[config.mk]
export PLATFORM = sky130hd
export DESIGN_NAME = SHA256
export DESIGN_NICKNAME = SHA256
export VERILOG_FILES = /design/flow/design.v
export SDC_FILE = /design/flow/constraint.sdc
export NUM_CORES = 4
export LEC_CHECK = 0
export ABC_AREA = 1
export CAP_MARGIN = 20
export CELL_PAD_IN_SITES_GLOBAL_PLACEMENT = 0
export CORE_ASPECT_RATIO = 0.92
export CORE_MARGIN = 2
export CORE_UTILIZATION = 72
export CTS_CLUSTER_DIAMETER = 373
export CTS_CLUSTER_SIZE = 40
export PLACE_DENSITY_LB_ADDON = 0.07
export SETUP_SLACK_MARGIN = -0.26
export SLEW_MARGIN = 20
export TNS_END_PERCENT = 40
[constraint.sdc]
create_clock -name core_clock -period 4.43 [get_ports {clk}]
set_input_delay 0.8860 -clock core_clock [delete_from_list [all_inputs] [get_ports {clk}]]
set_output_delay 0.8860 -clock core_clock [all_outputs]
set_load 0.01 [all_outputs]
[design.v]
`timescale 1ns / 1ps
module SHA256(
clk,
rst_n,
valid_in,
valid_out,
message,
Hash_result);
input clk, rst_n, valid_in;
input [439:0] message;
output reg valid_out;
output reg [255:0] Hash_result;
reg [1:0] next_state,state;
reg [6:0] count;
reg [31:0] a_temp, b_temp, c_temp, d_temp, e_temp, f_temp, g_temp, h_temp;
reg [31:0] k;
reg [511:0] chunk;
reg [31:0] mreg_0, mreg_1, mreg_2, mreg_3, mreg_4, mreg_5, mreg_6, mreg_7, mreg_8, mreg_9, mreg_10, mreg_11, mreg_12, mreg_13, mreg_14, mreg_15;
wire [31:0] sigma_0, sigma_1, cap_sigma_0, cap_sigma_1, maj, ch;
parameter H0 = 32'h6a09e667;
parameter H1 = 32'hbb67ae85;
parameter H2 = 32'h3c6ef372;
parameter H3 = 32'ha54ff53a;
parameter H5 = 32'h9b05688c;
parameter H4 = 32'h510e527f;
parameter H6 = 32'h1f83d9ab;
parameter H7 = 32'h5be0cd19;
parameter K0 = 32'h428a2f98;
parameter K1 = 32'h71374491;
parameter K2 = 32'hb5c0fbcf;
parameter K3 = 32'he9b5dba5;
parameter K4 = 32'h3956c25b;
parameter K5 = 32'h59f111f1;
parameter K6 = 32'h923f82a4;
parameter K7 = 32'hab1c5ed5;
parameter K8 = 32'hd807aa98;
parameter K9 = 32'h12835b01;
parameter K10 = 32'h243185be;
parameter K11 = 32'h550c7dc3;
parameter K12 = 32'h72be5d74;
parameter K13 = 32'h80deb1fe;
parameter K14 = 32'h9bdc06a7;
parameter K15 = 32'hc19bf174;
parameter K16 = 32'he49b69c1;
parameter K17 = 32'hefbe4786;
parameter K18 = 32'h0fc19dc6;
parameter K19 = 32'h240ca1cc;
parameter K20 = 32'h2de92c6f;
parameter K21 = 32'h4a7484aa;
parameter K22 = 32'h5cb0a9dc;
parameter K23 = 32'h76f988da;
parameter K24 = 32'h983e5152;
parameter K25 = 32'ha831c66d;
parameter K26 = 32'hb00327c8;
parameter K27 = 32'hbf597fc7;
parameter K28 = 32'hc6e00bf3;
parameter K29 = 32'hd5a79147;
parameter K30 = 32'h06ca6351;
parameter K31 = 32'h14292967;
parameter K32 = 32'h27b70a85;
parameter K33 = 32'h2e1b2138;
parameter K34 = 32'h4d2c6dfc;
parameter K35 = 32'h53380d13;
parameter K36 = 32'h650a7354;
parameter K37 = 32'h766a0abb;
parameter K38 = 32'h81c2c92e;
parameter K39 = 32'h92722c85;
parameter K40 = 32'ha2bfe8a1;
parameter K41 = 32'ha81a664b;
parameter K42 = 32'hc24b8b70;
parameter K43 = 32'hc76c51a3;
parameter K44 = 32'hd192e819;
parameter K45 = 32'hd6990624;
parameter K46 = 32'hf40e3585;
parameter K47 = 32'h106aa070;
parameter K48 = 32'h19a4c116;
parameter K49 = 32'h1e376c08;
parameter K50 = 32'h2748774c;
parameter K51 = 32'h34b0bcb5;
parameter K52 = 32'h391c0cb3;
parameter K53 = 32'h4ed8aa4a;
parameter K54 = 32'h5b9cca4f;
parameter K55 = 32'h682e6ff3;
parameter K56 = 32'h748f82ee;
parameter K57 = 32'h78a5636f;
parameter K58 = 32'h84c87814;
parameter K59 = 32'h8cc70208;
parameter K60 = 32'h90befffa;
parameter K61 = 32'ha4506ceb;
parameter K62 = 32'hbef9a3f7;
parameter K63 = 32'hc67178f2;
parameter PADDING = 'd0;
parameter COMPUTE = 'd1;
parameter IDLE = 'd2;
always@(next_state)begin   
	case(next_state)
		IDLE:  state = IDLE;
		COMPUTE:  state = COMPUTE;
		default:  state = IDLE;
	endcase
end
always@(posedge clk or negedge rst_n)begin
	if(!rst_n)begin
		next_state <= IDLE;
	end
	else begin
		if(next_state == IDLE && valid_in)begin
			next_state <= COMPUTE;
		end
      	else if(next_state == COMPUTE && count == 'd64)begin
			next_state <= IDLE;
		end
		else begin
			next_state <= next_state;
		end
	end
end
assign sigma_0 = ({a_temp[1:0], a_temp[31:2]}) ^ ({a_temp[12:0], a_temp[31:13]}) ^ ({a_temp[21:0], a_temp[31:22]});
assign sigma_1 = ({e_temp[5:0], e_temp[31:6]}) ^ ({e_temp[10:0], e_temp[31:11]}) ^ ({e_temp[24:0], e_temp[31:25]});
assign maj = (a_temp & b_temp) ^ (a_temp & c_temp) ^ (b_temp & c_temp);
assign ch = (e_temp & f_temp) ^ (~e_temp & g_temp);
assign cap_sigma_0 = {mreg_1[6:0], mreg_1[31:7]} ^ {mreg_1[17:0], mreg_1[31:18]} ^ (mreg_1[31:0] >> 2'b11) ;
  assign cap_sigma_1 = {mreg_14[16:0], mreg_14[31:17]} ^ {mreg_14[18:0], mreg_14[31:19]} ^ (mreg_14[31:0] >> 4'b1010);
always@(posedge clk or negedge rst_n)begin		 
	if(!rst_n)begin
		count <= 'd0;
	end
	else begin
		if(state == COMPUTE)begin
			count <= count + 'd1;
		end
		else begin
			count <= 0;
		end
	end
end
always@(posedge clk or negedge rst_n)begin		 
	if(!rst_n)begin
		chunk <= 'd0;
	end
	else begin
		if(state == IDLE && valid_in)begin
          chunk <= {message[408:0], {8'b10000000}, {55'b0,9'b110111000}, {32'b0}};
		end
		else if(state == IDLE)begin
			chunk <= chunk;
		end
		else begin
			chunk <= chunk << 'd32;
		end
	end
end
always@(posedge clk or negedge rst_n)begin		 
	if(!rst_n)begin
		a_temp <= 'd0;
		b_temp <= 'd0;
		c_temp <= 'd0;
		d_temp <= 'd0;
		e_temp <= 'd0;
		f_temp <= 'd0;
		g_temp <= 'd0;
		h_temp <= 'd0;
	end
	else begin
		if(state == IDLE)begin
			a_temp <= H0;
			b_temp <= H1;
			c_temp <= H2;
			d_temp <= H3;
			e_temp <= H4;
			f_temp <= H5;
			g_temp <= H6;
			h_temp <= H7;
		end
		else if(state == COMPUTE)begin
			a_temp <= h_temp + sigma_1 + ch + k + mreg_15 + sigma_0 + maj; 	 
			b_temp <= a_temp;
			c_temp <= b_temp;
			d_temp <= c_temp;
			e_temp <= d_temp + h_temp + sigma_1 + ch + k + mreg_15;		 
			f_temp <= e_temp;
			g_temp <= f_temp;
			h_temp <= g_temp;
		end
		else begin
			a_temp <= a_temp;
			b_temp <= b_temp;
			c_temp <= c_temp;
			d_temp <= d_temp;
			e_temp <= e_temp;
			f_temp <= f_temp;
			g_temp <= g_temp;
			h_temp <= h_temp;
		end
	end
end
always@(*)begin		 
	case(count)
		0: k = K0;
		1: k = K1;
		2: k = K2;
		3: k = K3;
		4: k = K4;
		5: k = K5;
		6: k = K6;
		7: k = K7;
		8: k = K8;
		9: k = K9;
		10: k = K10;
		11: k = K11;
		12: k = K12;
		13: k = K13;
		14: k = K14;
		15: k = K15;
		16: k = K16;
		17: k = K17;
		18: k = K18;
		19: k = K19;
		20: k = K20;
		21: k = K21;
		22: k = K22;
		23: k = K23;
		24: k = K24;
		25: k = K25;
		26: k = K26;
		27: k = K27;
		28: k = K28;
		29: k = K29;
		30: k = K30;
		31: k = K31;
		32: k = K32;
		33: k = K33;
		34: k = K34;
		35: k = K35;
		36: k = K36;
		37: k = K37;
		38: k = K38;
		39: k = K39;
		40: k = K40;
		41: k = K41;
		42: k = K42;
		43: k = K43;
		44: k = K44;
		45: k = K45;
		46: k = K46;
		47: k = K47;
		48: k = K48;
		49: k = K49;
		50: k = K50;
		51: k = K51;
		52: k = K52;
		53: k = K53;
		54: k = K54;
		55: k = K55;
		56: k = K56;
		57: k = K57;
		58: k = K58;
		59: k = K59;
		60: k = K60;
		61: k = K61;
		62: k = K62;
		63: k = K63;
		default: k = 32'd0;
	endcase
end
always@(posedge clk or negedge rst_n)begin		 
	if(!rst_n)begin
      	valid_out <= 'd0;
		Hash_result <= 'd0;
	end
	else begin
      if(state == COMPUTE && count == 'd64)begin
          	valid_out <= 'd1;
			Hash_result <= {H0 + a_temp, H1 + b_temp, H2 + c_temp, H3 + d_temp, H4 + e_temp, H5 + f_temp, H6 + g_temp, H7 + h_temp};
        end
      	else begin
          	valid_out <= 'd0;
			Hash_result <= 'd0;
        end
	end
end
always@(posedge clk or negedge rst_n)begin		 
	if(!rst_n)begin
		mreg_15 <= 'd0;
		mreg_14 <= 'd0;
		mreg_13 <= 'd0;
		mreg_12 <= 'd0;
		mreg_11 <= 'd0;
		mreg_10 <= 'd0;
		mreg_9 <= 'd0;
		mreg_8 <= 'd0;
		mreg_7 <= 'd0;
		mreg_6 <= 'd0;
		mreg_5 <= 'd0;
		mreg_4 <= 'd0;
		mreg_3 <= 'd0;
		mreg_2 <= 'd0;
		mreg_1 <= 'd0;
		mreg_0 <= 'd0;
	end
	else begin
      if(state== IDLE  && valid_in)begin
        mreg_15 <= message[439:408];
			mreg_14 <= mreg_15;
			mreg_13 <= mreg_14;
			mreg_12 <= mreg_13;
			mreg_11 <= mreg_12;
			mreg_10 <= mreg_11;
			mreg_9 <= mreg_10;
			mreg_8 <= mreg_9;
			mreg_7 <= mreg_8;
			mreg_6 <= mreg_7;
			mreg_5 <= mreg_6;
			mreg_4 <= mreg_5;
			mreg_3 <= mreg_4;
			mreg_2 <= mreg_3;
			mreg_1 <= mreg_2;
			mreg_0 <= mreg_1;
		end
      else if((count < 15 && state == COMPUTE))begin
			mreg_15 <= chunk[511:480];
			mreg_14 <= mreg_15;
			mreg_13 <= mreg_14;
			mreg_12 <= mreg_13;
			mreg_11 <= mreg_12;
			mreg_10 <= mreg_11;
			mreg_9 <= mreg_10;
			mreg_8 <= mreg_9;
			mreg_7 <= mreg_8;
			mreg_6 <= mreg_7;
			mreg_5 <= mreg_6;
			mreg_4 <= mreg_5;
			mreg_3 <= mreg_4;
			mreg_2 <= mreg_3;
			mreg_1 <= mreg_2;
			mreg_0 <= mreg_1;
		end
      else if(count >= 15 && state == COMPUTE)begin
			mreg_15 <= (mreg_0 + cap_sigma_0 + mreg_9 + cap_sigma_1);
			mreg_14 <= mreg_15;
			mreg_13 <= mreg_14;
			mreg_12 <= mreg_13;
			mreg_11 <= mreg_12;
			mreg_10 <= mreg_11;
			mreg_9 <= mreg_10;
			mreg_8 <= mreg_9;
			mreg_7 <= mreg_8;
			mreg_6 <= mreg_7;
			mreg_5 <= mreg_6;
			mreg_4 <= mreg_5;
			mreg_3 <= mreg_4;
			mreg_2 <= mreg_3;
			mreg_1 <= mreg_2;
			mreg_0 <= mreg_1;
		end
		else begin
			mreg_15 <= mreg_15;
			mreg_14 <= mreg_14;
			mreg_13 <= mreg_13;
			mreg_12 <= mreg_12;
			mreg_11 <= mreg_11;
			mreg_10 <= mreg_10;
			mreg_9 <= mreg_9;
			mreg_8 <= mreg_8;
			mreg_7 <= mreg_7;
			mreg_6 <= mreg_6;
			mreg_5 <= mreg_5;
			mreg_4 <= mreg_4;
			mreg_3 <= mreg_3;
			mreg_2 <= mreg_2;
			mreg_1 <= mreg_1;
			mreg_0 <= mreg_0;
		end
	end
end
endmodule
[run.sh]
#!/bin/bash
# the make line also repeats each setting of config.mk as NAME=value (left out here)
make -C /OpenROAD-flow-scripts/flow DESIGN_CONFIG=/design/flow/config.mk WORK_HOME=/design/flow/orfs CLKGATE_MAP_FILE= finish
==> qor.txt, run 1 <==
asr flop ratio synth: 1.00
post-synth cell types: 57
yosys xor share: 0.0333
Max-area cell share: 0.449
Post-synth seq share: 0.449
port bufs: 699
Overflow after GRT: 45
Adders+Majority by Area: 0.104
mux frac, synth: 0
H-tree Lvls: 2
# rows: 117
CTS Buffer Depth: 3
area fraction in compound gates: 0.122
Largest logic family: simple AND/OR/NAND/NOR gates
ys flops: 1,446
tool error: [ERROR GRT-0232] Routing congestion too high. Check the congestion heatmap in the GUI.
core area: 111,000 um2
Clock Sink Count: 1,446
DP Area: 95,000 um2
DP HPWL: 243,000 um
count leader, synth: nand2_1
GP Congestion: 1.41
main flop type: dfrtp_1
die area: 115,000 um2
Simple-Gate Area Share: 0.194
Num CTS Buffers: 42
Die Wd: 353 um
stopping stage: global routing
Post-Synthesis Cells: 9,864
Synth top cells by count: 2,636 x nand2_1, 1,612 x inv_1, 1,445 x dfrtp_1
Yosys Instances: 9,864
Die H: 325 um
post-synthesis cell area: 80,500 um2
Post-synth area hogs: dfrtp_1 45%, nand2_1 12%, fa_1 8.4%
mean post-synth cell area: 8.17 um2
Synth area leader: dfrtp_1
FP Core Util: 0.727
clk root buf: clkbuf_16
Yosys Warn Count: 1
Yosys Chip Area: 80,500 um2
outcome: stopped before the end
EDFF count, synth: 0
# IOs: 700
net count after synthesis: 10,800
GRT Overall Usage: 0.688
CTS Hold Bufs: 0
## stage by stage
stage | instances | setup slack, ns
2_1_floorplan | 9864 | -0.644
3_5_place_dp | 12500 | -1.11
3_3_place_gp | 12500 | -1.02
4_1_cts | 12500 | -0.955
## routing by layer
metal / GRT overflow / global-route usage
met1: 2 / 0.743
met2: 19 / 0.838
met3: 2 / 0.543
met4: 22 / 0.556
met5: 0 / 0.304
## what timing repair did
action,in CTS
buffers inserted,42
gates resized,331
setup endpoints to repair,58
pin swaps,112
==> run 2, diff against run 1 <==
Settings changed: ABC_AREA 1 to not set, CAP_MARGIN 20 to 25, CELL_PAD_IN_SITES_GLOBAL_PLACEMENT 0 to 1, CORE_ASPECT_RATIO 0.92 to not set, CORE_UTILIZATION 72 to 40, CTS_CLUSTER_DIAMETER 373 to 331, CTS_CLUSTER_SIZE 40 to not set, GPL_ROUTABILITY_DRIVEN set to 0, PLACE_DENSITY_LB_ADDON 0.07 to not set, SETUP_SLACK_MARGIN -0.26 to -0.01, SLEW_MARGIN 20 to 30, TNS_END_PERCENT 40 to not set.
Clock period 4.43 ns to 10.0 ns, I/O delays scaled along.
==> run 2 against run 1 <==
  * Now clean on timing, DRC and antenna
  * Synthesized cell count shrank 19%
  * Synthesized area fell by 4.5%
  * Die area increased by 71%
==> qor.txt, run 2 <==
outcome: no timing/DRC/antenna violations
met2 WL: 122,000 um
ys flops: 1,446 (unchanged)
# rows: 160 (+37%)
CP Launch Type: flip-flop
P&R area growth vs syn: 19.3%
reg2reg start: count[0]
Die Wd: 442 um (+25%)
Post-Synthesis Cells: 8,011 (-19%)
Post-synth seq share: 0.471 (+0.0214)
GRT Overall Usage: 0.289
Hold Crit Depth: 2
worst-margin pin slew: 1.09 ns
Worst R2R End: a_temp[30]
DRT met1 WL: 129,000 um
Final Hold Vio Count: 0
# IOs: 700 (unchanged)
Max-area cell share: 0.470 (+0.0214)
crit end category: flip-flop
hold path endpoint: mreg_11[7]
hold path startpoint: mreg_12[7]
DR vias: 58,200
Overflow after GRT: 0
FF-to-FF setup slack: 1.39 ns
Worst setup startpoint: count[0]
FP Core Util: 0.403 (-0.323)
Adders+Majority by Area: 0.112 (+0.00781)
EDFF count, synth: 0 (unchanged)
Routed WL: 285,000 um
net count after synthesis: 8,915 (-17%)
post-synth cell types: 75 (+32%)
cell class contributing the biggest share of worst-path delay: adder cells
count leader, synth: nand2_1
asr flop ratio synth: 1.00 (unchanged)
WL/cell: 25.6 um
Largest logic family: simple AND/OR/NAND/NOR gates
Rel. slew slack: 0.252
core area: 191,000 um2 (+72%)
Simple-Gate Area Share: 0.153 (-0.0413)
Yosys Instances: 8,011 (-19%)
main flop type: dfrtp_1
MaxCap Viol Count: 0
CTS Hold Bufs: 0 (unchanged)
DP Area: 85,900 um2 (-9.5%)
yosys xor share: 0.0568 (+0.0236)
Crit Path Max Fanout: 22
Num CTS Buffers: 167 (+300%)
Synth area leader: dfrtp_1
Nets: 9,362
die area: 196,000 um2 (+71%)
max-slew violations: 0
router iterations before antenna repair: 8
OpenROAD warning count: 95
Tmin final: 8.61 ns
CTS Buffer Depth: 3 (unchanged)
port bufs: 699 (unchanged)
post-synthesis cell area: 76,900 um2 (-4.5%)
largest net degree at the start of global routing: 237
post-route ant nets: 0
uppermost layer routed: met5
Max Clock Freq: 116 MHz
Clock Sink Count: 1,446 (unchanged)
r2r worst-path depth: 25
clk root buf: clkbuf_16
fin area: 91,800 um2
slowest CP cell: dfrtp_1
DP HPWL: 217,000 um (-11%)
slowest stage delay, CP: 0.86 ns
stages on the worst setup path: 25
Final period util: 0.861
vias in the first global route: 57,300
Latency at later pin: 0.83 ns
Die H: 442 um (+36%)
initial antenna violation count: 104
RSZ-0062 raised after global routing: false
DRC: 0
CP arrival: 9.26 ns
Synth top cells by count: 1,847 x nand2_1, 1,445 x dfrtp_1, 667 x o21ai_0
mux frac, synth: 0.0618 (+0.0618)
# setup viols final: 0
first-pass GRT wire length: 413,000 um
Yosys Warn Count: 1 (unchanged)
mean post-synth cell area: 9.60 um2 (+18%)
Yosys Chip Area: 76,900 um2 (-4.5%)
Critical Path End: a_temp[30]
CTS tree: done
area fraction in compound gates: 0.0929 (-0.0286)
CP Data Required Time: 10.66 ns
min-delay worst type: flip-flop to flip-flop
Reg clk slew, reported paths: 0.06 ns
Post-synth area hogs: dfrtp_1 47%, nand2_1 9.0%, fa_1 8.8%
PostCTS Resize Cnt: 0 (-100%)
Vias/cell: 5.22
met3 routed WL: 24,100 um
Iter 0 DRT Violations: 5,445
H-tree Lvls: 4 (+2)
TNS Setup: 0 ns
Hold Worst Slack: 0.457 ns
Setup Fix Bufs, Post-CTS: 0 (-100%)
Setup CP Type: flip-flop to flip-flop
CP Buf/Inv Count: 5
skew final: 0.0343 ns
[run 2: area by class of cell]
cell class / instances / area [um2]
Fill cell: 18100 / 98800
Multi-Input combinational cell: 5474 / 36600
Sequential cell: 1446 / 36200
Timing Repair Buffer: 770 / 7870
Clock buffer: 265 / 5180
Tap cell: 2511 / 3140
Inverter: 599 / 2250
Clock inverter: 41 / 419
Antenna cell: 33 / 82.6
[run 2: per-stage QoR]
stage,std cells,worst slack (ns),utilization
2_1_floorplan,8011,3.23,-
3_3_place_gp,10800,1.71,0.451
3_5_place_dp,10800,1.67,0.451
4_1_cts,11100,1.64,0.480
5_1_grt,11100,1.06,0.481
6_report,11100,1.39,0.481
[run 2: per-layer routing]
| layer | track usage | vias to the layer above |
|---|---|---|
| li1 | - | 26800 |
| met1 | 0.409 | 28900 |
| met2 | 0.418 | 1889 |
| met3 | 0.0932 | 516 |
| met4 | 0.0889 | 94 |
| met5 | 0 | - |
==> run 3, diff against run 2 <==
Settings changed: CAP_MARGIN 25 to 20, CELL_PAD_IN_SITES_GLOBAL_PLACEMENT 1 to not set, CTS_CLUSTER_DIAMETER 331 to not set, GPL_ROUTABILITY_DRIVEN 0 to not set, SETUP_SLACK_MARGIN -0.01 to not set, SLEW_MARGIN 30 to 20.
==> run 3 against run 2 <==
  * Design area about the same
  * Clock skew increased by 0.023 ns
  * Die area unchanged
  * Final cell count increased by 0.22%
  * Non-clock buffer count increased by 36
  * Synthesized area unchanged
  * Critical path type unchanged
  * Largest cell class unchanged
==> qor.txt, run 3 <==
outcome: no timing/DRC/antenna violations
met2 WL: 136,000 um (+11%)
Adders+Majority by Area: 0.112 (unchanged)
Nets: 9,393 (+0.33%)
PostCTS Resize Cnt: 0 (unchanged)
worst-margin pin slew: 1.13 ns (+0.0425 ns)
router iterations before antenna repair: 6 (-2)
OpenROAD warning count: 87 (-8.4%)
hold path endpoint: mreg_10[4]
Post-synth seq share: 0.471 (unchanged)
Max-area cell share: 0.470 (unchanged)
net count after synthesis: 8,915 (unchanged)
Synth area leader: dfrtp_1
Setup Fix Bufs, Post-CTS: 0 (unchanged)
die area: 196,000 um2 (unchanged)
MaxCap Viol Count: 0 (unchanged)
DP HPWL: 223,000 um (+2.6%)
final core utilization: 0.482 (about the same)
Clock Sink Count: 1,446 (unchanged)
Yosys Instances: 8,011 (unchanged)
GRT Overall Usage: 0.293 (+0.00409)
Vias/cell: 5.26 (+0.81%)
min-delay worst type: flip-flop to flip-flop
H-tree Lvls: 4 (unchanged)
Synth top cells by count: 1,847 x nand2_1, 1,445 x dfrtp_1, 667 x o21ai_0
GP Congestion: 0.962
P&R area growth vs syn: 19.4% (about the same)
DRT met1 WL: 124,000 um (-3.8%)
FF-to-FF setup slack: 1.97 ns (+0.57 ns)
largest net degree at the start of global routing: 272 (+15%)
Largest logic family: simple AND/OR/NAND/NOR gates
Setup CP Type: flip-flop to flip-flop
EDFF count, synth: 0 (unchanged)
Reg clk slew, reported paths: 0.07 ns (about the same)
count leader, synth: nand2_1
CTS Buffer Depth: 3 (unchanged)
slowest CP cell: ha_1
yosys xor share: 0.0568 (unchanged)
core area: 191,000 um2 (unchanged)
# setup viols final: 0 (unchanged)
main flop type: dfrtp_1
DR vias: 58,800 (+1.0%)
Worst R2R End: a_temp[27]
Yosys Warn Count: 1 (unchanged)
CP Data Required Time: 10.67 ns (about the same)
CP arrival: 8.70 ns (-0.56 ns)
# rows: 160 (unchanged)
Max Clock Freq: 124 MHz (+7.1%)
Tmin final: 8.03 ns (-0.571 ns)
# IOs: 700 (unchanged)
CTS tree: done
reg2reg start: count[1]
area fraction in compound gates: 0.0929 (unchanged)
slowest stage delay, CP: 0.85 ns (about the same)
cell class contributing the biggest share of worst-path delay: adder cells
mux frac, synth: 0.0618 (unchanged)
Overflow after GRT: 0 (unchanged)
uppermost layer routed: met5
asr flop ratio synth: 1.00 (unchanged)
Layout fillers: 18,000 (-0.90%)
TNS Setup: 0 ns (unchanged)
CP Buf/Inv Count: 2 (-3)
post-synthesis cell area: 76,900 um2 (unchanged)
CTS Hold Bufs: 0 (unchanged)
hold path startpoint: mreg_11[4]
first-pass GRT wire length: 419,000 um (+1.4%)
Crit Path Max Fanout: 13 (-41%)
post-synth cell types: 75 (unchanged)
Routed WL: 290,000 um (+1.5%)
Crit path top cell by count: fa_1
vias in the first global route: 59,100 (+3.1%)
post-route ant nets: 0 (unchanged)
WL/cell: 26.0 um (+1.3%)
Die H: 442 um (unchanged)
Die Wd: 442 um (unchanged)
Post-Synthesis Cells: 8,011 (unchanged)
mean post-synth cell area: 9.60 um2 (unchanged)
skew final: 0.0577 ns (+0.0233 ns)
clk root buf: clkbuf_16
Final period util: 0.803 (-0.0571)
port bufs: 699 (unchanged)
Yosys Chip Area: 76,900 um2 (unchanged)
Critical Path End: a_temp[27]
initial antenna violation count: 64 (-38%)
r2r worst-path depth: 23 (-8.0%)
Simple-Gate Area Share: 0.153 (unchanged)
Hold Crit Depth: 2 (unchanged)
Final Hold Vio Count: 0 (unchanged)
DRC: 0 (unchanged)
RSZ-0062 raised after global routing: false
Latency at later pin: 0.85 ns (+0.02 ns)
max-slew violations: 0 (unchanged)
ys flops: 1,446 (unchanged)
FP Core Util: 0.403 (unchanged)
Num CTS Buffers: 162 (-3.0%)
CP Launch Type: flip-flop
Iter 0 DRT Violations: 5,256 (-3.5%)
critical path, cell by cell: clkinv_1 > ha_1 > nand2_1 > nand3_1 > o21ai_0 > o211a_1 > or4_1 > fa_1 > fa_1 > fa_1 > inv_1 > ha_1 > ha_1 > fa_1 > a21oi_1 > o22ai_1 > o21ai_0 > a2111o_1 > nand3_1 > a31o_2 > a21oi_1 > xor2_1 > nand2_1
Rel. slew slack: 0.244 (-0.00838)
met3 routed WL: 18,100 um (-25%)
Post-synth area hogs: dfrtp_1 47%, nand2_1 9.0%, fa_1 8.8%
crit end category: flip-flop
stages on the worst setup path: 23 (-8.0%)
Worst setup startpoint: count[1]
==> run 3: layout make-up <==
| class | instances | area (um2) | area share |
|---|---|---|---|
| multi-input cells | 5474 | 36600 | 0.399 |
| clock inverters | 63 | 801 | 0.00873 |
| inverters | 599 | 2250 | 0.0245 |
| well taps | 2511 | 3140 | 0.0342 |
| flip-flops and latches | 1446 | 36200 | 0.394 |
| clock buffers | 233 | 4680 | 0.0510 |
| diodes | 32 | 80.1 | 0.000873 |
| repair buffers | 806 | 7990 | 0.0871 |
==> run 3: through the flow <==
step                setup slack (ns)  cells  hold WS [ns]  area [um2]
floorplan                       3.23   8011         0.437       76900
global placement                2.11  10800         0.449       86200
detailed placement              2.01  10800         0.454       86200
CTS                             1.97  11100         0.453       91700
global route                    1.54  11200         0.476       91800
finish                          1.97  11200         0.457       91800
==> run 3: per-layer routing <==
layer	GRT usage	up-vias
li1	-	26800
met1	0.395	29800
met2	0.469	1728
met3	0.0586	430
met4	0.103	58
met5	0	-
==> run 4, diff against run 3 <==
Settings changed: ABC_AREA set to 0, CELL_PAD_IN_SITES_DETAIL_PLACEMENT set to 0, CORE_UTILIZATION 40 to 52, CTS_CLUSTER_DIAMETER set to 331, CTS_CLUSTER_SIZE set to 19, GPL_TIMING_DRIVEN set to 1, PLACE_DENSITY_LB_ADDON set to 0.26, SETUP_SLACK_MARGIN set to -0.69.
Clock period 10.0 ns to 8.54 ns, I/O delays scaled along.
==> run 4 against run 3 <==
  * Setup slack worse by 0.59 ns
  * Final cell count is 6.8% lower
  * Critical path depth rose by 2
  * Global-route usage increased by 7.5 points
  * Synthesized cell count is the same
  * Sequential share of layout area grew 1.7 points
  * Critical path type unchanged
==> qor.txt, run 4 <==
OpenROAD warning count: 109 (+25%)
Synth area leader: dfrtp_1
Synth top cells by count: 1,847 x nand2_1, 1,445 x dfrtp_1, 667 x o21ai_0
first-pass GRT wire length: 402,000 um (-3.9%)
Clock Sink Count: 1,446 (unchanged)
die area: 151,000 um2 (-23%)
MaxCap Viol Count: 0 (unchanged)
Layout fillers: 12,700 (-29%)
hold path startpoint: mreg_11[5]
FF-to-FF setup slack: 1.37 ns (-0.59 ns)
mux frac, synth: 0.0618 (unchanged)
Max Clock Freq: 139 MHz (+12%)
uppermost layer routed: met5
min-delay worst type: flip-flop to flip-flop
Hold Crit Depth: 2 (unchanged)
CP Buf/Inv Count: 6 (+4)
# setup viols final: 0 (unchanged)
GRT Overall Usage: 0.368 (+0.0749)
post-synth cell types: 75 (unchanged)
logic area: 36,600 um2 (about the same)
Setup Fix Bufs, Post-CTS: 0 (unchanged)
vias in the first global route: 57,800 (-2.1%)
Iter 0 DRT Violations: 6,246 (+19%)
Vias/cell: 5.70 (+8.3%)
skew final: 0.0646 ns (+0.00695 ns)
EDFF count, synth: 0 (unchanged)
asr flop ratio synth: 1.00 (unchanged)
# rows: 141 (-12%)
outcome: no timing/DRC/antenna violations
stages on the worst setup path: 25 (+8.7%)
post-synthesis cell area: 76,900 um2 (unchanged)
GP Congestion: 1.06 (+9.8%)
DP Area: 85,600 um2 (-0.72%)
Yosys Instances: 8,011 (unchanged)
pre-CTS setup slack: 1.53 ns (-0.471 ns)
slowest CP cell: ha_1
router iterations before antenna repair: 8 (+2)
Nets: 9,328 (-0.69%)
Final Hold Vio Count: 0 (unchanged)
met2 WL: 118,000 um (-14%)
DRT met1 WL: 121,000 um (-3.0%)
Reg area: 36,200 um2 (unchanged)
H-tree Lvls: 3 (-1)
Yosys Warn Count: 1 (unchanged)
Post-synth area hogs: dfrtp_1 47%, nand2_1 9.0%, fa_1 8.8%
count leader, synth: nand2_1
Yosys Chip Area: 76,900 um2 (unchanged)
DP HPWL: 217,000 um (-2.7%)
Worst R2R End: a_temp[20]
CTS tree: done
Final WS setup: 1.37 ns (-0.594 ns)
Largest logic family: simple AND/OR/NAND/NOR gates
net count after synthesis: 8,915 (unchanged)
Adders+Majority by Area: 0.112 (unchanged)
fin area: 88,100 um2 (-4.0%)
area fraction in compound gates: 0.0929 (unchanged)
core area: 147,000 um2 (-23%)
max-slew violations: 0 (unchanged)
slowest stage delay, CP: 0.69 ns (-0.16 ns)
Die Wd: 389 um (-12%)
Crit Path Max Fanout: 21 (+8)
post-route ant nets: 0 (unchanged)
hold path endpoint: mreg_10[5]
r2r worst-path depth: 25 (+8.7%)
reg2reg start: count[0]
CP Launch Type: flip-flop
PostCTS Resize Cnt: 0 (unchanged)
initial antenna violation count: 66 (+3.1%)
Max-area cell share: 0.470 (unchanged)
Worst setup startpoint: count[0]
Tmin final: 7.17 ns (-0.866 ns)
mean post-synth cell area: 9.60 um2 (unchanged)
worst-margin pin slew: 1.28 ns (+0.150 ns)
Latency at later pin: 0.78 ns (-0.07 ns)
WL/cell: 26.9 um (+3.5%)
P&R area growth vs syn: 14.5%
Die H: 389 um (-12%)
Num CTS Buffers: 86 (-47%)
met3 routed WL: 26,700 um (+47%)
CP Data Required Time: 9.13 ns (-1.54 ns)
Routed WL: 279,000 um (-3.6%)
CP arrival: 7.76 ns (-0.94 ns)
Setup CP Type: flip-flop to flip-flop
Reg clk slew, reported paths: 0.10 ns (+0.03 ns)
Post-synth seq share: 0.471 (unchanged)
crit end category: flip-flop
Rel. slew slack: 0.120 (-0.124)
RSZ-0062 raised after global routing: false
DRC: 0 (unchanged)
Critical Path End: a_temp[20]
clk root buf: clkbuf_16
# IOs: 700 (unchanged)
Simple-Gate Area Share: 0.153 (unchanged)
CTS Buffer Depth: 3 (unchanged)
CTS Hold Bufs: 0 (unchanged)
TNS Setup: 0 ns (unchanged)
largest net degree at the start of global routing: 293 (+7.7%)
Post-Synthesis Cells: 8,011 (unchanged)
cell class contributing the biggest share of worst-path delay: AND-OR/OR-AND gates
DR vias: 59,300 (+0.96%)
yosys xor share: 0.0568 (unchanged)
FP Core Util: 0.522 (+0.119)
main flop type: dfrtp_1
port bufs: 699 (unchanged)
Final period util: 0.840 (+0.0360)
Overflow after GRT: 0 (unchanged)
ys flops: 1,446 (unchanged)
-- run 4: per-layer routing --
layer | vias up | GRT usage
li1 | 26500 | -
met1 | 29700 | 0.534
met2 | 2524 | 0.520
met3 | 494 | 0.0971
met4 | 54 | 0.157
met5 | - | 0
-- run 4: layout make-up --
cell class | count | area share
Multi-Input combinational cell | 5474 | 0.416
Sequential cell | 1446 | 0.411
Timing Repair Buffer | 817 | 0.0923
Tap cell | 1930 | 0.0274
Inverter | 599 | 0.0255
Clock buffer | 96 | 0.0251
Clock inverter | 7 | 0.00179
Antenna cell | 36 | 0.00102
-- run 4: through the flow --
step                instances   util  hold WS [ns]
detailed placement      10300  0.581         0.454
floorplan                8011      -         0.437
CTS                     10400  0.597         0.454
global route            10400  0.598         0.475
finish                  10400  0.598         0.461
global placement        10300  0.581         0.448
==> run 5, diff against run 4 <==
Settings changed: ABC_AREA 0 to not set, CAP_MARGIN 20 to 35, CELL_PAD_IN_SITES_DETAIL_PLACEMENT 0 to not set, CELL_PAD_IN_SITES_GLOBAL_PLACEMENT set to 2, CORE_ASPECT_RATIO set to 0.8, CORE_MARGIN 2 to 4, CORE_UTILIZATION 52 to 60, CTS_CLUSTER_DIAMETER 331 to not set, CTS_CLUSTER_SIZE 19 to 44, GPL_ROUTABILITY_DRIVEN set to 0, MIN_ROUTING_LAYER set to met2, PLACE_DENSITY_LB_ADDON 0.26 to 0.12, SETUP_SLACK_MARGIN -0.69 to 1.48, TNS_END_PERCENT set to 95.
Clock period 8.54 ns to 9.47 ns, I/O delays scaled along.
==> run 5 against run 4 <==
  * The flow now stops in global placement without I/O
  * Die area is 11% lower
  * Synthesized cell count unchanged
  * Synthesized area did not move
==> qor.txt, run 5 <==
outcome: stopped before the end
stopping stage: global placement without I/O
tool error: [ERROR FLW-0024] Place density exceeds 1.0 (current PLACE_DENSITY_LB_ADDON =  0.12). Please check if the value of  PLACE_DENSITY_LB_ADDON is between 0 and 0.99.
die area: 134,000 um2 (-11%)
Post-Synthesis Cells: 8,011 (unchanged)
Die H: 328 um (-16%)
core area: 127,000 um2 (-14%)
Adders+Majority by Area: 0.112 (unchanged)
FP Core Util: 0.604 (+0.0824)
area fraction in compound gates: 0.0929 (unchanged)
yosys xor share: 0.0568 (unchanged)
EDFF count, synth: 0 (unchanged)
Post-synth area hogs: dfrtp_1 47%, nand2_1 9.0%, fa_1 8.8%
post-synthesis cell area: 76,900 um2 (unchanged)
mean post-synth cell area: 9.60 um2 (unchanged)
Yosys Warn Count: 1 (unchanged)
ys flops: 1,446 (unchanged)
asr flop ratio synth: 1.00 (unchanged)
Yosys Chip Area: 76,900 um2 (unchanged)
Post-synth seq share: 0.471 (unchanged)
main flop type: dfrtp_1
Synth top cells by count: 1,847 x nand2_1, 1,445 x dfrtp_1, 667 x o21ai_0
Max-area cell share: 0.470 (unchanged)
mux frac, synth: 0.0618 (unchanged)
Largest logic family: simple AND/OR/NAND/NOR gates
Synth area leader: dfrtp_1
Yosys Instances: 8,011 (unchanged)
Simple-Gate Area Share: 0.153 (unchanged)
count leader, synth: nand2_1
post-synth cell types: 75 (unchanged)
# rows: 117 (-17%)
Die Wd: 408 um (+5.1%)
net count after synthesis: 8,915 (unchanged)
==> run 6, diff against run 5 <==
Settings changed: CAP_MARGIN 35 to 20, CELL_PAD_IN_SITES_GLOBAL_PLACEMENT 2 to not set, CORE_ASPECT_RATIO 0.8 to not set, CORE_MARGIN 4 to 2, CORE_UTILIZATION 60 to 61, CTS_CLUSTER_SIZE 44 to 56, GPL_ROUTABILITY_DRIVEN 0 to not set, GPL_TIMING_DRIVEN 1 to not set, MIN_ROUTING_LAYER met2 to not set, PLACE_DENSITY_LB_ADDON 0.12 to not set, SETUP_SLACK_MARGIN 1.48 to -0.33, TNS_END_PERCENT 95 to not set.
Clock period 9.47 ns to 5.13 ns, I/O delays scaled along.
==> run 6 against run 5 <==
  * The layout now fails its checks (setup timing)
  * Synthesized area stayed put
  * Synthesized cell count stayed put
  * Die area is 3.8% lower
==> qor.txt, run 6 <==
SO Viols: setup timing
Die Wd: 359 um (-12%)
post-synthesis cell area: 76,900 um2 (unchanged)
Rel. slew slack: 0.195
GRT Overall Usage: 0.475
WL/cell: 28.3 um
Tmin final: 6.20 ns
CTS Hold Bufs: 0
pre-CTS setup slack: -1.33 ns
TNS Setup: -38.74 ns
mux frac, synth: 0.0618 (unchanged)
Die H: 359 um (+9.4%)
Post-synth area hogs: dfrtp_1 47%, nand2_1 9.0%, fa_1 8.8%
Post-Synthesis Cells: 8,011 (unchanged)
MaxCap Viol Count: 0
CP Buf/Inv Count: 8
Simple-Gate Area Share: 0.153 (unchanged)
cell class contributing the biggest share of worst-path delay: adder cells
Synth top cells by count: 1,847 x nand2_1, 1,445 x dfrtp_1, 667 x o21ai_0
# rows: 130 (+11%)
ys flops: 1,446 (unchanged)
Routed WL: 311,000 um
Final Hold Vio Count: 0
Yosys Chip Area: 76,900 um2 (unchanged)
Max Clock Freq: 161 MHz
Vias/cell: 6.17
mean post-synth cell area: 9.60 um2 (unchanged)
Synth area leader: dfrtp_1
Worst setup startpoint: count[1]
skew final: 0.0612 ns
Final period util: 1.21
reg2reg start: count[1]
slowest CP cell: fa_2
Clock Sink Count: 1,446
Worst R2R End: e_temp[30]
CTS tree: done
router iterations before antenna repair: 9
largest net degree at the start of global routing: 258
FF-to-FF setup slack: -1.07 ns
first-pass GRT wire length: 449,000 um
crit end category: flip-flop
Reg clk slew, reported paths: 0.07 ns
Yosys Instances: 8,011 (unchanged)
Crit Path Max Fanout: 6
Nets: 10,100
max-slew violations: 0
P&R area growth vs syn: 26.6%
post-route ant nets: 0
net count after synthesis: 8,915 (unchanged)
# IOs: 700
clk root buf: clkbuf_16
Max-area cell share: 0.470 (unchanged)
CP arrival: 6.89 ns
stages on the worst setup path: 28
min-delay worst type: input port to async pin
final core utilization: 0.776
Largest logic family: simple AND/OR/NAND/NOR gates
Adders+Majority by Area: 0.112 (unchanged)
count leader, synth: nand2_1
# setup viols final: 54
dpl cells: 10,600
r2r worst-path depth: 28
port bufs: 699
EDFF count, synth: 0 (unchanged)
CTS Buffer Depth: 3
FP Core Util: 0.613 (+0.00870)
H-tree Lvls: 4
asr flop ratio synth: 1.00 (unchanged)
Overflow after GRT: 0
post-synth cell types: 75 (unchanged)
Yosys Warn Count: 1 (unchanged)
CP Data Required Time: 5.83 ns
Final WS setup: -1.07 ns
GP Congestion: 1.05
OpenROAD warning count: 107
core area: 125,000 um2 (-1.4%)
outcome: finished with violations
non-filler cells, final: 11,000
DR vias: 67,900
Critical Path End: e_temp[30]
Num CTS Buffers: 150
initial antenna violation count: 72
yosys xor share: 0.0568 (unchanged)
CP Launch Type: flip-flop
die area: 129,000 um2 (-3.8%)
Iter 0 DRT Violations: 10,400
worst-margin pin slew: 1.21 ns
Post-synth seq share: 0.471 (unchanged)
vias in the first global route: 67,900
slowest stage delay, CP: 0.59 ns
RSZ-0062 raised after global routing: true
area fraction in compound gates: 0.0929 (unchanged)
Setup CP Type: flip-flop to flip-flop
Latency at later pin: 0.83 ns
main flop type: dfrtp_1
DP HPWL: 222,000 um
DRC: 0
-- run 6: area by class of cell --
cell class | count | area, um2
diodes | 62 | 155
well taps | 1650 | 2060
multi-input cells | 5474 | 38000
flip-flops and latches | 1446 | 36200
inverters | 599 | 2290
clock buffers | 220 | 4400
fillers | 7551 | 28100
repair buffers | 1500 | 13500
clock inverters | 51 | 717
-- run 6: repair_timing --
| item | CTS | global route |
|---|---|---|
| resized | 130 | 159 |
| endpoints found under the hold margin | 0 | 0 |
| setup endpoints to repair | 51 | 52 |
| buffers inserted | 14 | 28 |
| pin swaps | 62 | 119 |
-- run 6: layer usage --
layer / GRT usage / vias up / routed length [um]
li1: - / 28200 / -
met1: 0.621 / 33700 / 115000
met2: 0.697 / 4801 / 135000
met3: 0.146 / 1252 / 36900
met4: 0.294 / 30 / 23800
met5: 0 / - / 243
-- run 6: through the flow --
step	area [um2]	hold WS [ns]
finish	97300	0.211
CTS	96200	0.186
global placement	90500	0.448
detailed placement	90500	0.455
floorplan	77200	0.437
global route	97300	0.228
==> run 7, diff against run 6 <==
Settings changed: ABC_AREA set to 1, CAP_MARGIN 20 to 0, CORE_ASPECT_RATIO set to 0.91, CORE_UTILIZATION 61 to 72, CTS_CLUSTER_DIAMETER set to 94, CTS_CLUSTER_SIZE 56 to 47, PLACE_DENSITY set to 0.41, SETUP_SLACK_MARGIN -0.33 to not set.
Clock period 5.13 ns to 3.05 ns, I/O delays scaled along.
==> run 7 against run 6 <==
  * The run now fails in global routing
  * Die area is 11% lower
  * Synthesized area is 4.8% higher
  * Synthesized cell count is 23% higher
==> qor.txt, run 7 <==
outcome: stopped before the end
stopping stage: global routing
tool error: [ERROR GRT-0116] Global routing finished with congestion. Check the congestion regions in the DRC Viewer.
Clock Sink Count: 1,446 (unchanged)
Yosys Instances: 9,864 (+23%)
# IOs: 700 (unchanged)
Yosys Chip Area: 80,500 um2 (+4.8%)
FP Core Util: 0.723 (+0.110)
Synth area leader: dfrtp_1
Yosys Warn Count: 1 (unchanged)
port bufs: 699 (unchanged)
Simple-Gate Area Share: 0.194 (+0.0413)
count leader, synth: nand2_1
Max-area cell share: 0.449 (-0.0214)
Adders+Majority by Area: 0.104 (-0.00781)
DP HPWL: 259,000 um (+17%)
Die H: 323 um (-10%)
core area: 111,000 um2 (-11%)
Post-synth seq share: 0.449 (-0.0214)
GRT Overall Usage: 0.747
area fraction in compound gates: 0.122 (+0.0286)
CTS Buffer Depth: 3 (unchanged)
Overflow after GRT: 25
Synth top cells by count: 2,636 x nand2_1, 1,612 x inv_1, 1,445 x dfrtp_1
asr flop ratio synth: 1.00 (unchanged)
Die Wd: 355 um (-1.2%)
net count after synthesis: 10,800 (+21%)
Post-Synthesis Cells: 9,864 (+23%)
mean post-synth cell area: 8.17 um2 (-15%)
H-tree Lvls: 2 (-2)
GP Congestion: 1.41 (+34%)
die area: 115,000 um2 (-11%)
DP Area: 98,700 um2 (+9.0%)
Largest logic family: simple AND/OR/NAND/NOR gates
yosys xor share: 0.0333 (-0.0236)
# rows: 117 (-10%)
post-synthesis cell area: 80,500 um2 (+4.8%)
EDFF count, synth: 0 (unchanged)
post-synth cell types: 57 (-24%)
Num CTS Buffers: 44 (-71%)
main flop type: dfrtp_1
mux frac, synth: 0 (-0.0618)
clk root buf: clkbuf_16
ys flops: 1,446 (unchanged)
Post-synth area hogs: dfrtp_1 45%, nand2_1 12%, fa_1 8.4%
run 7: repair_timing:
action                                  CTS
endpoints found under the setup margin   95
resized                                 331
setup buffers                            56
hold endpoints to repair                 62
gates cloned                              1
pin swaps                                96
hold buffers                              1
run 7: stage by stage:
stage               cells  setup slack, ns  utilization
detailed placement  12800            -2.52        0.886
global placement    12800            -2.29        0.886
floorplan            9864            -2.02            -
CTS                 13000            -2.37        0.916
run 7: layer usage:
layer  GRT overflow  track usage
met4              7        0.666
met3              7        0.617
met5              0        0.470
met2             10        0.892
met1              1        0.765
==> run 8, diff against run 7 <==
Settings changed: ABC_AREA 1 to not set, CAP_MARGIN 0 to 5, CORE_ASPECT_RATIO 0.91 to not set, CORE_UTILIZATION 72 to 67, CTS_CLUSTER_DIAMETER 94 to not set, CTS_CLUSTER_SIZE 47 to 56, HOLD_SLACK_MARGIN set to -0.08, PLACE_DENSITY 0.41 to not set, SETUP_SLACK_MARGIN set to 1.2.
Clock period 3.05 ns to 4.68 ns, I/O delays scaled along.
==> run 8 against run 7 <==
  * Synthesized cell count fell by 19%
  * Die area rose by 2.5%
  * The run again fails in global routing
  * Synthesized area fell by 4.5%
==> qor.txt, run 8 <==
outcome: stopped before the end
stopping stage: global routing
tool error: [ERROR GRT-0232] Routing congestion too high. Check the congestion heatmap in the GUI.
ys flops: 1,446 (unchanged)
Yosys Instances: 8,011 (-19%)
GRT Overall Usage: 0.727
Adders+Majority by Area: 0.112 (+0.00781)
main flop type: dfrtp_1
DP HPWL: 226,000 um (-13%)
Simple-Gate Area Share: 0.153 (-0.0413)
CTS Buffer Depth: 3 (unchanged)
Num CTS Buffers: 149 (+240%)
core area: 114,000 um2 (+2.4%)
Post-Synthesis Cells: 8,011 (-19%)
yosys xor share: 0.0568 (+0.0236)
asr flop ratio synth: 1.00 (unchanged)
Die Wd: 343 um (-3.3%)
count leader, synth: nand2_1
H-tree Lvls: 4 (+2)
Post-synth seq share: 0.471 (+0.0214)
mux frac, synth: 0.0618 (+0.0618)
FP Core Util: 0.674 (-0.0488)
post-synthesis cell area: 76,900 um2 (-4.5%)
Max-area cell share: 0.470 (+0.0214)
Die H: 343 um (+6.1%)
post-synth cell types: 75 (+32%)
Yosys Chip Area: 76,900 um2 (-4.5%)
port bufs: 699 (unchanged)
# rows: 124 (+6.0%)
Clock Sink Count: 1,446 (unchanged)
die area: 117,000 um2 (+2.5%)
net count after synthesis: 8,915 (-17%)
Synth top cells by count: 1,847 x nand2_1, 1,445 x dfrtp_1, 667 x o21ai_0
# IOs: 700 (unchanged)
EDFF count, synth: 0 (unchanged)
dpl cells: 10,600 (-18%)
area fraction in compound gates: 0.0929 (-0.0286)
Yosys Warn Count: 1 (unchanged)
Largest logic family: simple AND/OR/NAND/NOR gates
Synth area leader: dfrtp_1
clk root buf: clkbuf_16
GP Congestion: 1.08 (-23%)
Post-synth area hogs: dfrtp_1 47%, nand2_1 9.0%, fa_1 8.8%
mean post-synth cell area: 9.60 um2 (+18%)
Overflow after GRT: 12
-- run 8: per-stage QoR --
stage           util  hold slack [ns]  cell area [um2]  worst slack, ns
2_1_floorplan      -            0.437            77500            -1.14
3_3_place_gp   0.802            0.448            91400            -1.75
3_5_place_dp   0.802            0.455            91400            -1.86
4_1_cts        0.859            0.158            98000            -1.49
-- run 8: timing repair --
item                                    CTS
hold buffers                              0
setup buffers                            44
cloned                                    0
pin swaps                               111
endpoints found under the setup margin  116
gates resized                           218
-- run 8: per-layer routing --
metal  overflow  GRT usage
met1          0      0.750
met2          7      0.889
met3          0      0.560
met4          5      0.706
met5          0      0.250
==> run 9, diff against run 8 <==
Settings changed: ABC_AREA set to 0, CAP_MARGIN 5 to 20, CORE_MARGIN 2 to 7, CORE_UTILIZATION 67 to 23, CTS_CLUSTER_DIAMETER set to 80, CTS_CLUSTER_SIZE 56 to not set, HOLD_SLACK_MARGIN -0.08 to not set, MIN_ROUTING_LAYER set to met2, PLACE_DENSITY_LB_ADDON set to 0.16, SETUP_SLACK_MARGIN 1.2 to 1.38, SLEW_MARGIN 20 to 10.
Clock period 4.68 ns to 10.7 ns, I/O delays scaled along.
==> run 9 against run 8 <==
  * The run now finishes clean
  * Synthesized area unchanged
  * Die area increased to 3.0 times the previous value
  * Synthesized cell count unchanged
==> qor.txt, run 9 <==
max-slew violations: 0
post-synthesis cell area: 76,900 um2 (unchanged)
WL/cell: 27.0 um
P&R area growth vs syn: 24.2%
Yosys Instances: 8,011 (unchanged)
Rel. slew slack: 0.231
Nets: 9,455
Crit Path Max Fanout: 13
Final period util: 0.785
Largest logic family: simple AND/OR/NAND/NOR gates
Reg clk slew, reported paths: 0.06 ns
DR vias: 82,500
# setup viols final: 0
Vias/cell: 6.21
slowest CP cell: ha_1
hold path startpoint: mreg_3[16]
CP Launch Type: flip-flop
post-route ant nets: 0
crit end category: flip-flop
Num CTS Buffers: 189 (+27%)
Die Wd: 592 um (+73%)
die area: 351,000 um2 (+200%)
net count after synthesis: 8,915 (unchanged)
Setup CP Type: flip-flop to flip-flop
PostCTS Resize Cnt: 0 (-100%)
CTS Buffer Depth: 4 (+1)
Yosys Warn Count: 1 (unchanged)
FP Core Util: 0.231 (-0.443)
Worst R2R End: a_temp[30]
post-synth cell types: 75 (unchanged)
# IOs: 700 (unchanged)
final core utilization: 0.287
count leader, synth: nand2_1
MaxCap Viol Count: 0
CTS tree: done
Simple-Gate Area Share: 0.153 (unchanged)
reg2reg start: count[1]
router iterations before antenna repair: 6
outcome: no timing/DRC/antenna violations
Max Clock Freq: 119 MHz
TNS Setup: 0 ns
Post-synth seq share: 0.471 (unchanged)
Overflow after GRT: 0
dpl cells: 12,700 (+20%)
CP Buf/Inv Count: 5
largest net degree at the start of global routing: 222
CP arrival: 9.13 ns
clk root buf: clkbuf_16
min-delay worst type: flip-flop to flip-flop
core area: 333,000 um2 (+190%)
initial antenna violation count: 17
ys flops: 1,446 (unchanged)
# rows: 212 (+71%)
cell class contributing the biggest share of worst-path delay: adder cells
Iter 0 DRT Violations: 9,947
port bufs: 699 (unchanged)
Hold Worst Slack: 0.451 ns
DP HPWL: 267,000 um (+18%)
Critical Path End: a_temp[30]
vias in the first global route: 95,300
Routed WL: 359,000 um
r2r worst-path depth: 26
Tmin final: 8.40 ns
Hold Crit Depth: 2
FF-to-FF setup slack: 2.30 ns
Synth top cells by count: 1,847 x nand2_1, 1,445 x dfrtp_1, 667 x o21ai_0
Final Hold Vio Count: 0
hold path endpoint: mreg_2[16]
stages on the worst setup path: 26
area fraction in compound gates: 0.0929 (unchanged)
RSZ-0062 raised after global routing: false
Yosys Chip Area: 76,900 um2 (unchanged)
GP Congestion: 0.933 (-14%)
Die H: 592 um (+73%)
worst-margin pin slew: 1.15 ns
skew final: 0.0611 ns
slowest stage delay, CP: 0.91 ns
DRC: 0
Worst setup startpoint: count[1]
asr flop ratio synth: 1.00 (unchanged)
EDFF count, synth: 0 (unchanged)
Clock Sink Count: 1,446 (unchanged)
H-tree Lvls: 4 (unchanged)
Setup Fix Bufs, Post-CTS: 0 (-100%)
Latency at later pin: 0.91 ns
Adders+Majority by Area: 0.112 (unchanged)
GRT Overall Usage: 0.299
main flop type: dfrtp_1
CTS Hold Bufs: 0 (unchanged)
mean post-synth cell area: 9.60 um2 (unchanged)
Max-area cell share: 0.470 (unchanged)
Layout fillers: 35,200
Post-synth area hogs: dfrtp_1 47%, nand2_1 9.0%, fa_1 8.8%
non-filler cells, final: 13,300
first-pass GRT wire length: 495,000 um
mux frac, synth: 0.0618 (unchanged)
OpenROAD warning count: 118
yosys xor share: 0.0568 (unchanged)
CP Data Required Time: 11.43 ns
Synth area leader: dfrtp_1
Post-Synthesis Cells: 8,011 (unchanged)
[run 9: per-layer routing]
layer  routed length (um)  part of all wire  GRT usage
met3               161000              0.45      0.431
met1                    0                 0          -
met4                16000             0.045     0.0341
met5                 3690             0.010      0.100
met2               178000              0.50      0.344
[run 9: stage by stage]
stage / cell area (um2) / worst slack (ns)
after floorplan: 76900 / 3.93
after global placement: 88700 / 2.53
after detailed placement: 88700 / 2.58
after CTS: 94900 / 2.52
after global routing: 95100 / 1.88
final: 95500 / 2.30
[run 9: cell type report]
type | instances | area [um2] | area share
Multi-Input combinational cell | 5474 | 36600 | 0.384
Timing Repair Buffer | 841 | 8240 | 0.0862
Tap cell | 4387 | 5490 | 0.0575
Clock buffer | 284 | 5480 | 0.0574
Clock inverter | 53 | 718 | 0.00752
Antenna cell | 202 | 505 | 0.00529
Sequential cell | 1446 | 36200 | 0.379
Inverter | 599 | 2250 | 0.0236
==> run 10, diff against run 9 <==
Settings changed: ABC_AREA 0 to not set, CORE_MARGIN 7 to 2, CORE_UTILIZATION 23 to 48, CTS_CLUSTER_DIAMETER 80 to not set, CTS_CLUSTER_SIZE set to 96, MIN_ROUTING_LAYER met2 to not set, PLACE_DENSITY_LB_ADDON 0.16 to not set, SETUP_SLACK_MARGIN 1.38 to not set, SLEW_MARGIN 10 to 20.
Clock period 10.7 ns to 7.28 ns, I/O delays scaled along.
==> run 10 against run 9 <==
  * Critical path type unchanged
  * First-iteration DRC count shrank 35%
  * Critical endpoint unchanged
  * Final cell count shrank 19%
  * Setup slack lost 1.8 ns
  * Sequential cell count is the same
  * Global-route usage grew 4.2 points
  * Maximum frequency grew 23%
  * Design area shrank 4.2%
  * Clock skew grew 0.0071 ns
  * Sequential share of layout area grew 1.6 points
==> qor.txt, run 10 <==
# rows: 146 (-31%)
Vias/cell: 5.52 (-11%)
reg2reg start: count[0]
worst-margin pin slew: 1.16 ns (+0.0132 ns)
slowest CP cell: fa_1
Iter 0 DRT Violations: 6,421 (-35%)
GRT Overall Usage: 0.341 (+0.0419)
DR vias: 59,400 (-28%)
Clock Sink Count: 1,446 (unchanged)
Max-area cell share: 0.470 (unchanged)
crit end category: flip-flop
initial antenna violation count: 88 (+71)
Overflow after GRT: 0 (unchanged)
outcome: no timing/DRC/antenna violations
CP Buf/Inv Count: 6 (+1)
mean post-synth cell area: 9.60 um2 (unchanged)
Routed WL: 279,000 um (-22%)
DRC: 0 (unchanged)
# IOs: 700 (unchanged)
CTS tree: done
Die Wd: 404 um (-32%)
Final Hold Vio Count: 0 (unchanged)
Latency at later pin: 0.85 ns (-0.06 ns)
Yosys Warn Count: 1 (unchanged)
core area: 159,000 um2 (-52%)
Yosys Chip Area: 76,900 um2 (unchanged)
Max Clock Freq: 147 MHz (+23%)
Adders+Majority by Area: 0.112 (unchanged)
Crit Path Max Fanout: 6 (-7)
hold path endpoint: mreg_5[21]
main flop type: dfrtp_1
Hold Crit Depth: 2 (unchanged)
count leader, synth: nand2_1
die area: 163,000 um2 (-53%)
Nets: 9,427 (-0.30%)
GP Congestion: 1.00 (+7.1%)
Setup CP Type: flip-flop to flip-flop
max-slew violations: 0 (unchanged)
Post-synth seq share: 0.471 (unchanged)
Rel. slew slack: 0.227 (-0.00332)
Post-synth area hogs: dfrtp_1 47%, nand2_1 9.0%, fa_1 8.8%
largest net degree at the start of global routing: 262 (+18%)
port bufs: 699 (unchanged)
Reg clk slew, reported paths: 0.06 ns (about the same)
stages on the worst setup path: 25 (-3.8%)
Critical Path End: a_temp[30]
slowest stage delay, CP: 0.49 ns (-0.42 ns)
CP arrival: 7.54 ns (-1.59 ns)
Post-Synthesis Cells: 8,011 (unchanged)
Largest logic family: simple AND/OR/NAND/NOR gates
CTS Buffer Depth: 3 (-1)
first-pass GRT wire length: 404,000 um (-18%)
Worst setup startpoint: count[0]
# setup viols final: 0 (unchanged)
Synth top cells by count: 1,847 x nand2_1, 1,445 x dfrtp_1, 667 x o21ai_0
post-synthesis cell area: 76,900 um2 (unchanged)
post-synth cell types: 75 (unchanged)
TNS Setup: 0 ns (unchanged)
Simple-Gate Area Share: 0.153 (unchanged)
MaxCap Viol Count: 0 (unchanged)
r2r worst-path depth: 25 (-3.8%)
Num CTS Buffers: 160 (-15%)
Worst R2R End: a_temp[30]
mux frac, synth: 0.0618 (unchanged)
DP HPWL: 214,000 um (-20%)
Yosys Instances: 8,011 (unchanged)
Hold Worst Slack: 0.451 ns (-0.000620 ns)
Tmin final: 6.81 ns (-1.59 ns)
RSZ-0062 raised after global routing: false
yosys xor share: 0.0568 (unchanged)
min-delay worst type: flip-flop to flip-flop
asr flop ratio synth: 1.00 (unchanged)
FF-to-FF setup slack: 0.47 ns (-1.83 ns)
CP Data Required Time: 8.01 ns (-3.42 ns)
clk root buf: clkbuf_16
skew final: 0.0682 ns (+0.00711 ns)
H-tree Lvls: 4 (unchanged)
Die H: 404 um (-32%)
FP Core Util: 0.484 (+0.254)
Setup Fix Bufs, Post-CTS: 0 (unchanged)
CP Launch Type: flip-flop
Final period util: 0.935 (+0.150)
net count after synthesis: 8,915 (unchanged)
ys flops: 1,446 (unchanged)
hold path startpoint: mreg_6[21]
cell class contributing the biggest share of worst-path delay: adder cells
post-route ant nets: 0 (unchanged)
P&R area growth vs syn: 19.1%
WL/cell: 25.9 um (-4.0%)
vias in the first global route: 58,200 (-39%)
OpenROAD warning count: 93 (-21%)
router iterations before antenna repair: 8 (+2)
Synth area leader: dfrtp_1
area fraction in compound gates: 0.0929 (unchanged)
EDFF count, synth: 0 (unchanged)
run 10: area by class of cell:
class	count	area, um2
antenna	37	92.6
clock buffer	240	4790
clock inverter	51	688
fill	14000	67200
inverter	599	2250
multi-input combinational	5474	36600
sequential	1446	36200
tap	2072	2590
timing repair buffer	842	8320
run 10: through the flow:
step	std cells	setup slack, ns	util	area (um2)
floorplan	8011	0.511	-	76900
global placement	10400	0.504	0.542	86000
detailed placement	10400	0.453	0.542	86000
CTS	10700	0.404	0.576	91400
global route	10800	0.0872	0.577	91500
finish	10800	0.472	0.577	91500
run 10: metal layers:
layer | share of wire | vias to the layer above | global-route usage | wire length (um)
met3 | 0.089 | 504 | 0.0963 | 24700
met4 | 0.039 | 88 | 0.132 | 10900
li1 | - | 26900 | - | -
met5 | 0.0021 | - | 0 | 580
met1 | 0.44 | 29800 | 0.495 | 124000
met2 | 0.43 | 2136 | 0.481 | 119000
run 10: timing repair:
item | CTS | global route
hold buffers | 0 | 0
gates resized | 0 | 2
endpoints found under the setup margin | 0 | 4
